==> run a <==
==> flow/design.v <==
`timescale 1ns / 1ps
module thresholding(
    input wire clk, reset, enable,
    input wire signed [11 : 0] sig,
    output reg signed [11 : 0] y,
    output reg done,
    output reg [11 : 0] id
    );
parameter N = 2048, W = 13, threshold = 84, MEAN = 958;
localparam IDLE = 1'b0,
           WAIT = 2'b1,
           WORKING = 1'b1;
reg signed [11 : 0] d [0 : W - 1];  
reg signed [11 : 0] th;
reg signed [16 : 0] sum;
reg signed [11 : 0] curr_avg;
wire signed [11 : 0] din_curr_avg;
wire signed [16 : 0] din_sum;
reg state;
wire signed [11 : 0] mean;
wire signed [11 : 0] sig_diff;
assign din_curr_avg = din_sum/W;
assign mean = MEAN;
assign sig_diff = sig - mean;
assign din_sum = (sum + sig_diff - d[W - 1]);
integer i, j;
always @ (posedge clk)
begin
    if(reset) begin
        for(i = 0; i < W; i = i + 1) begin
            d[i] <= 12'b0;
        end
        sum <= 17'b0;
        curr_avg <= 12'b0;
        th <= threshold;
        state <= IDLE;
        done <= 1'b0;
        id <= 12'b0;
    end
    else begin
        case(state)
        IDLE: begin
            if(enable == 1'b1) begin
                state <= WORKING;
                id <= 12'b111111111111;
            end
            done <= 1'b0;
        end
        WORKING: begin
            sum <= din_sum;
            curr_avg <= din_curr_avg;
            for(j = 1; j < W; j = j + 1) begin
                d[j] <= d[j - 1];
            end
            d[0] <= sig_diff;
            if(sig_diff >= th + curr_avg) begin
                y <= sig_diff;
            end
            else begin
                y <= 12'b0;
            end
            done <= 1'b1;
            id = id + 1;
            if(id == 2047)
                state <= IDLE;
        end
        endcase
    end
end
endmodule
==> flow/run.sh <==
#!/bin/bash
# the make line also repeats each setting of config.mk as NAME=value (left out here)
make -C /OpenROAD-flow-scripts/flow DESIGN_CONFIG=/design/flow/config.mk WORK_HOME=/design/flow/orfs CLKGATE_MAP_FILE= finish
==> flow/config.mk <==
export PLATFORM = sky130hd
export DESIGN_NAME = thresholding
export DESIGN_NICKNAME = thresholding
export VERILOG_FILES = /design/flow/design.v
export SDC_FILE = /design/flow/constraint.sdc
export NUM_CORES = 4
export LEC_CHECK = 0
export ABC_AREA = 1
export CAP_MARGIN = 35
export CORE_MARGIN = 2
export CORE_UTILIZATION = 72
export CTS_CLUSTER_SIZE = 60
export HOLD_SLACK_MARGIN = 0.3
export MAX_ROUTING_LAYER = met4
export MIN_ROUTING_LAYER = met1
export PLACE_DENSITY_LB_ADDON = 0.2
export SLEW_MARGIN = 35
export TNS_END_PERCENT = 5
==> flow/constraint.sdc <==
create_clock -name core_clock -period 12.1 [get_ports {clk}]
set_input_delay 2.4200 -clock core_clock [delete_from_list [all_inputs] [get_ports {clk}]]
set_output_delay 2.4200 -clock core_clock [all_outputs]
set_load 0.01 [all_outputs]
==> inputs of run b, as changes to run a <==
==> flow/config.mk (replaced) <==
export PLATFORM = sky130hd
export DESIGN_NAME = thresholding
export DESIGN_NICKNAME = thresholding
export VERILOG_FILES = /design/flow/design.v
export SDC_FILE = /design/flow/constraint.sdc
export NUM_CORES = 4
export LEC_CHECK = 0
export CAP_MARGIN = 35
export CORE_MARGIN = 2
export CORE_UTILIZATION = 62
export PLACE_DENSITY_LB_ADDON = 0.09
export SLEW_MARGIN = 20
==> flow/constraint.sdc (replaced) <==
create_clock -name core_clock -period 7.66 [get_ports {clk}]
set_input_delay 1.5320 -clock core_clock [delete_from_list [all_inputs] [get_ports {clk}]]
set_output_delay 1.5320 -clock core_clock [all_outputs]
set_load 0.01 [all_outputs]
==> inputs of run c, as changes to run a <==
--- a/flow/config.mk
+++ b/flow/config.mk
@@ -10,9 +10,7 @@
 export CORE_MARGIN = 2
 export CORE_UTILIZATION = 72
 export CTS_CLUSTER_SIZE = 60
-export HOLD_SLACK_MARGIN = 0.3
 export MAX_ROUTING_LAYER = met4
 export MIN_ROUTING_LAYER = met1
 export PLACE_DENSITY_LB_ADDON = 0.2
 export SLEW_MARGIN = 35
-export TNS_END_PERCENT = 5
==> flow/constraint.sdc (replaced) <==
create_clock -name core_clock -period 12.9 [get_ports {clk}]
set_input_delay 2.5800 -clock core_clock [delete_from_list [all_inputs] [get_ports {clk}]]
set_output_delay 2.5800 -clock core_clock [all_outputs]
set_load 0.01 [all_outputs]
==> inputs of run d, as changes to run a <==
==> flow/config.mk (replaced) <==
export PLATFORM = sky130hd
export DESIGN_NAME = thresholding
export DESIGN_NICKNAME = thresholding
export VERILOG_FILES = /design/flow/design.v
export SDC_FILE = /design/flow/constraint.sdc
export NUM_CORES = 4
export LEC_CHECK = 0
export CAP_MARGIN = 20
export CORE_MARGIN = 2
export CORE_UTILIZATION = 22
export SLEW_MARGIN = 20
==> flow/constraint.sdc (replaced) <==
create_clock -name core_clock -period 13.5 [get_ports {clk}]
set_input_delay 2.7000 -clock core_clock [delete_from_list [all_inputs] [get_ports {clk}]]
set_output_delay 2.7000 -clock core_clock [all_outputs]
set_load 0.01 [all_outputs]
==> comparison table <==
|  | run a | run c | run d | run b |
|---|---|---|---|---|
| Aoi/oai-family share of the synthesized area | 13.2% | 13.2% | 19.5% | 19.5% |
| Post-route setup TNS | - | 0 ns | 0 ns | -56.18 ns |
| Post-synthesis chip area from yosys | 12,200 µm² | 12,200 µm² | 13,300 µm² | 13,300 µm² |
| R2R Path Start | - | sum[1] | sum[1] | sum[1] |
| Instance count after placement with tap cells included | 2,130 | 2,051 | 2,571 | 2,082 |
| CP max-delay cell | - | sky130_fd_sc_hd__fa_1 | sky130_fd_sc_hd__or4_4 | sky130_fd_sc_hd__a2111oi_0 |
| WL met2 | - | 15,700 µm | 17,800 µm | 23,700 µm |
| Crit path launch type | - | input port | input port | input port |
| Clock buffer instance count of the final layout | - | 26 | 32 | 28 |
| Cells in synth_stat.txt | 1,779 | 1,779 | 1,533 | 1,533 |
| Number of OpenROAD warnings | - | 31 | 33 | 32 |
| Final net count | - | 1,938 | 1,919 | 1,983 |
| Status | stopped before the end | timing/DRC/antenna clean | timing/DRC/antenna clean | failed layout checks |
| Stage where the flow stopped | global routing (5_1_grt) | - | - | - |
| Violated checks | - | - | - | setup timing |
| Area of the die | 17,900 µm² | 17,900 µm² | 62,600 µm² | 22,700 µm² |
| Distinct lib cells used | 51 | 51 | 109 | 109 |
